==> flow/design.v (excerpt) <==
module SCDDataPath(ALUout, instr, reset, clk);
output[31:0] ALUout;
input clk, reset;
input[31:0] instr;
wire[31:0] ReadMemData,in1,in2,aluresult,signextended,instruction, ReadData1, ReadData2, WriteData;
wire RegDst, ALUSrc, MemtoReg, RegWrite, MemRead, MemWrite, Branch, ALUOp0, ALUOp1, ALUOp2;
wire o0, o1, o2, carryout;
wire[4:0] WriteReg;
assign instruction = instr;
ANDarray control_unit(RegDst,ALUSrc, MemtoReg, RegWrite, MemRead, MemWrite,Branch,ALUOp0,ALUOp1,instruction[31:26]);
assign WriteReg = (RegDst==1)? instruction[15:11] : instruction[20:16];
RegFile32 register_file(clk,reset,instruction[25:21],instruction[20:16],WriteData,WriteReg,RegWrite,ReadData1,ReadData2);
sign_extender sign_extend(signextended, instruction[15:0]);
bit32_2to1mux alu_src_mux(in2,ALUSrc,ReadData2,signextended);
alu_control alu_con_instancce(o0,o1,o2,instruction[5:0], ALUOp1, ALUOp0);
ALU alu_instance(ReadData1,in2,o2,o2,{o1,o0},ALUout,carryout);
data_memory data_mem_instance(clk,ALUout[4:0],ReadData2,MemWrite,ReadMemData);
bit32_2to1mux data_mem_mux(WriteData,MemtoReg,ALUout,ReadMemData);
endmodule
Size: ~7800 cells after synthesis, roughly 2000 flip-flops, roughly 66 I/O pins, roughly 110000 sq um of cells after synthesis.
Settings: LEC_CHECK=0, CAP_MARGIN=20, CORE_MARGIN=2, CORE_UTILIZATION=40, SLEW_MARGIN=20; clock period 10.3 ns.
run.sh (not shown) runs the stock make flow with config.mk's settings and CLKGATE_MAP_FILE=.
The baseline completed without violations.
Then changed:
--- a/flow/config.mk
+++ b/flow/config.mk
@@ -7,0 +8 @@
+export ABC_AREA = 1
@@ -9 +10,2 @@
-export CORE_MARGIN = 2
+export CORE_ASPECT_RATIO = 1.11
+export CORE_MARGIN = 7
@@ -11 +13,9 @@
-export SLEW_MARGIN = 20
+export GPL_ROUTABILITY_DRIVEN = 0
+export GPL_TIMING_DRIVEN = 0
+export HOLD_SLACK_MARGIN = 0.22
+export MAX_ROUTING_LAYER = met5
+export MIN_ROUTING_LAYER = met1
+export PLACE_DENSITY_LB_ADDON = 0.25
+export SETUP_SLACK_MARGIN = 2.69
+export SLEW_MARGIN = 10
+export TNS_END_PERCENT = 85
==> flow/constraint.sdc (replaced) <==
create_clock -name core_clock -period 10.5 [get_ports {clk}]
set_input_delay 2.1000 -clock core_clock [delete_from_list [all_inputs] [get_ports {clk}]]
set_output_delay 2.1000 -clock core_clock [all_outputs]
set_load 0.01 [all_outputs]
=> Now the flow never finished: it broke off in 5_1_grt. Area after synthesis grows by a few percent. Die area went up by a little under a tenth. Synthesized cell count rose by well over a third.
Then changed:
==> flow/config.mk (replaced) <==
export PLATFORM = sky130hd
export DESIGN_NAME = SCDDataPath
export DESIGN_NICKNAME = SCDDataPath
export VERILOG_FILES = /design/flow/design.v
export SDC_FILE = /design/flow/constraint.sdc
export NUM_CORES = 4
export LEC_CHECK = 0
export CAP_MARGIN = 20
export CORE_MARGIN = 2
export CORE_UTILIZATION = 72
export CTS_CLUSTER_SIZE = 72
export PLACE_DENSITY_LB_ADDON = 0.0
export SETUP_SLACK_MARGIN = 2.08
export SLEW_MARGIN = 20
==> flow/constraint.sdc (replaced) <==
create_clock -name core_clock -period 6.98 [get_ports {clk}]
set_input_delay 1.3960 -clock core_clock [delete_from_list [all_inputs] [get_ports {clk}]]
set_output_delay 1.3960 -clock core_clock [all_outputs]
set_load 0.01 [all_outputs]
The changed run finished but failed the layout checks on setup timing.
Synthesized area decreases by 4.2%.
Die area decreases by about 50%.
Synthesized cell count decreases by about 50%.
Then changed:
--- a/flow/config.mk
+++ b/flow/config.mk
@@ -10,4 +10,4 @@
-export CORE_UTILIZATION = 72
-export CTS_CLUSTER_SIZE = 72
-export PLACE_DENSITY_LB_ADDON = 0.0
-export SETUP_SLACK_MARGIN = 2.08
+export CORE_UTILIZATION = 40
+export MAX_ROUTING_LAYER = met4
+export MIN_ROUTING_LAYER = met2
+export PLACE_DENSITY_LB_ADDON = 0.25
==> flow/constraint.sdc (replaced) <==
create_clock -name core_clock -period 10.5 [get_ports {clk}]
set_input_delay 2.1000 -clock core_clock [delete_from_list [all_inputs] [get_ports {clk}]]
set_output_delay 2.1000 -clock core_clock [all_outputs]
set_load 0.01 [all_outputs]
- With this change the flow went through all stages and came out clean
- clock-buffer cell count went up by 40
- design area went down by 4.9%
- wire length rises by 9.3%
- register-to-register slack is better by 2.1 ns
- setup slack improved by 0.82 ns
- power goes down by 32%

## run 1
SCDDataPath again, from the RTL that the note above started with.
==> flow/config.mk <==
export PLATFORM = sky130hd
export DESIGN_NAME = SCDDataPath
export DESIGN_NICKNAME = SCDDataPath
export VERILOG_FILES = /design/flow/design.v
export SDC_FILE = /design/flow/constraint.sdc
export NUM_CORES = 4
export LEC_CHECK = 0
export CAP_MARGIN = 20
export CORE_MARGIN = 2
export CORE_UTILIZATION = 72
export CTS_CLUSTER_SIZE = 57
export PLACE_DENSITY_LB_ADDON = 0.0
export SETUP_SLACK_MARGIN = -0.48
export SLEW_MARGIN = 20
==> flow/constraint.sdc <==
create_clock -name core_clock -period 6.25 [get_ports {clk}]
set_input_delay 1.2500 -clock core_clock [delete_from_list [all_inputs] [get_ports {clk}]]
set_output_delay 1.2500 -clock core_clock [all_outputs]
set_load 0.01 [all_outputs]
Run 1 ran in full, but the layout does not pass; the checks complain about negative setup slack.
Inputs modified between run 1 and run 2:
Settings: CTS_CLUSTER_SIZE: 57 -> 31; SETUP_SLACK_MARGIN: -0.48 -> -0.58; the clock period (ns, I/O delays scaled along): 6.25 -> 8.4.
==> comparison <==
Although run 2 finished all stages, its layout failed final checks on negative setup slack. Final checks on run 1, whose flow otherwise completed, came back failing, citing negative setup slack. Diff run 1 -> run 2 | final wirelength | decrease of about 4%. Compared to run 1, run 2 has end-of-flow core utilization 4.2 points lower. Placed standard-cell area, run 1 and run 2: higher on run 1. Run 2 has setup TNS above what run 1 had. Run 2 vs. run 1: total non-filler cell area in the finished layout went down, routed wire length on met2 went down, critical path depth went up.
Input changes introduced in run 3 (baseline for comparison: run 2):
Settings: changing CTS_CLUSTER_SIZE from 31 to 57; changing SETUP_SLACK_MARGIN from -0.58 to 1.78; changing the clock period (ns, I/O delays scaled along) from 8.4 to 6.25.
--- outcome ---
Each of run 2 and run 3 falls short of a clean finish. Run 3 finished all stages; however, its layout fails the closing checks, the failures being negative setup slack. Cmp run 2 and run 3 / net switching share of the total power / lower: run 2. Summary of run 3 over run 2: met1 routing resource usage after global routing increased 1.8 points; global-route wire length before repair increased 26,000 um; number of buffers created by CTS decreased 1. Between run 2 and run 3, total inserted antenna cells is lower for run 3, run 2 comes in above that. Compared with run 2, run 3 shows a higher final wirelength. Re number of global-route vias before repair: run 2 and run 3 aren't equal, and the higher value belongs to run 3. Summary — initial antenna violation count, run 3 relative to run 2: lower, by 2.
Input-level comparison between run 4 and run 3:
Settings: putting GPL_ROUTABILITY_DRIVEN at 1 where nothing was set; putting PLACE_DENSITY at 0.51 where nothing was set; putting CORE_ASPECT_RATIO at 1.23 where nothing was set; putting ABC_AREA at 1 where nothing was set; putting TNS_END_PERCENT at 85 where nothing was set; swapping 20 for 35 in SLEW_MARGIN; putting HOLD_SLACK_MARGIN at 0.07 where nothing was set; putting MAX_ROUTING_LAYER at met4 where nothing was set; clearing SETUP_SLACK_MARGIN, which used to be 1.78; putting GPL_TIMING_DRIVEN at 1 where nothing was set; putting CELL_PAD_IN_SITES_DETAIL_PLACEMENT at 2 where nothing was set; putting CELL_PAD_IN_SITES_GLOBAL_PLACEMENT at 1 where nothing was set; swapping 2 for 8 in CORE_MARGIN; clearing PLACE_DENSITY_LB_ADDON, which used to be 0.0; swapping 72 for 54 in CORE_UTILIZATION; clearing CTS_CLUSTER_SIZE, which used to be 57; putting MIN_ROUTING_LAYER at met2 where nothing was set; swapping 6.25 for 14.9 in the clock period (ns, I/O delays scaled along).
FAIL run 4 @ detailed placement (3_5_place_dp): tool exited with error. The run showing the smaller width of the chip is run 3. On run 4: share of synthesized cell area in and, or, nand and nor gates is 17 points higher than what run 3 gave. On final weighted congestion of routability-driven global placement: between run 4 and run 3, it ends up higher for run 4. Register area share after synthesis: run 4 vs run 3 down 2.1 points. Looking at dominant kind of combinational cell, the simple AND/OR/NAND/NOR gates result is from run 4; the multiplexers one comes from run 3. Compare run 4 and run 3 | post-synthesis instance area higher: run 4. Diff run 3 -> run 4: total core area picked up an extra 61,000 um^2, number of instances in the synthesized netlist went up, yosys cell count saw an increase, chip area rose by 46%, compound-cell area share of the yosys netlist went up.
No activity file was given, so power comes from the tool's default toggle rates.
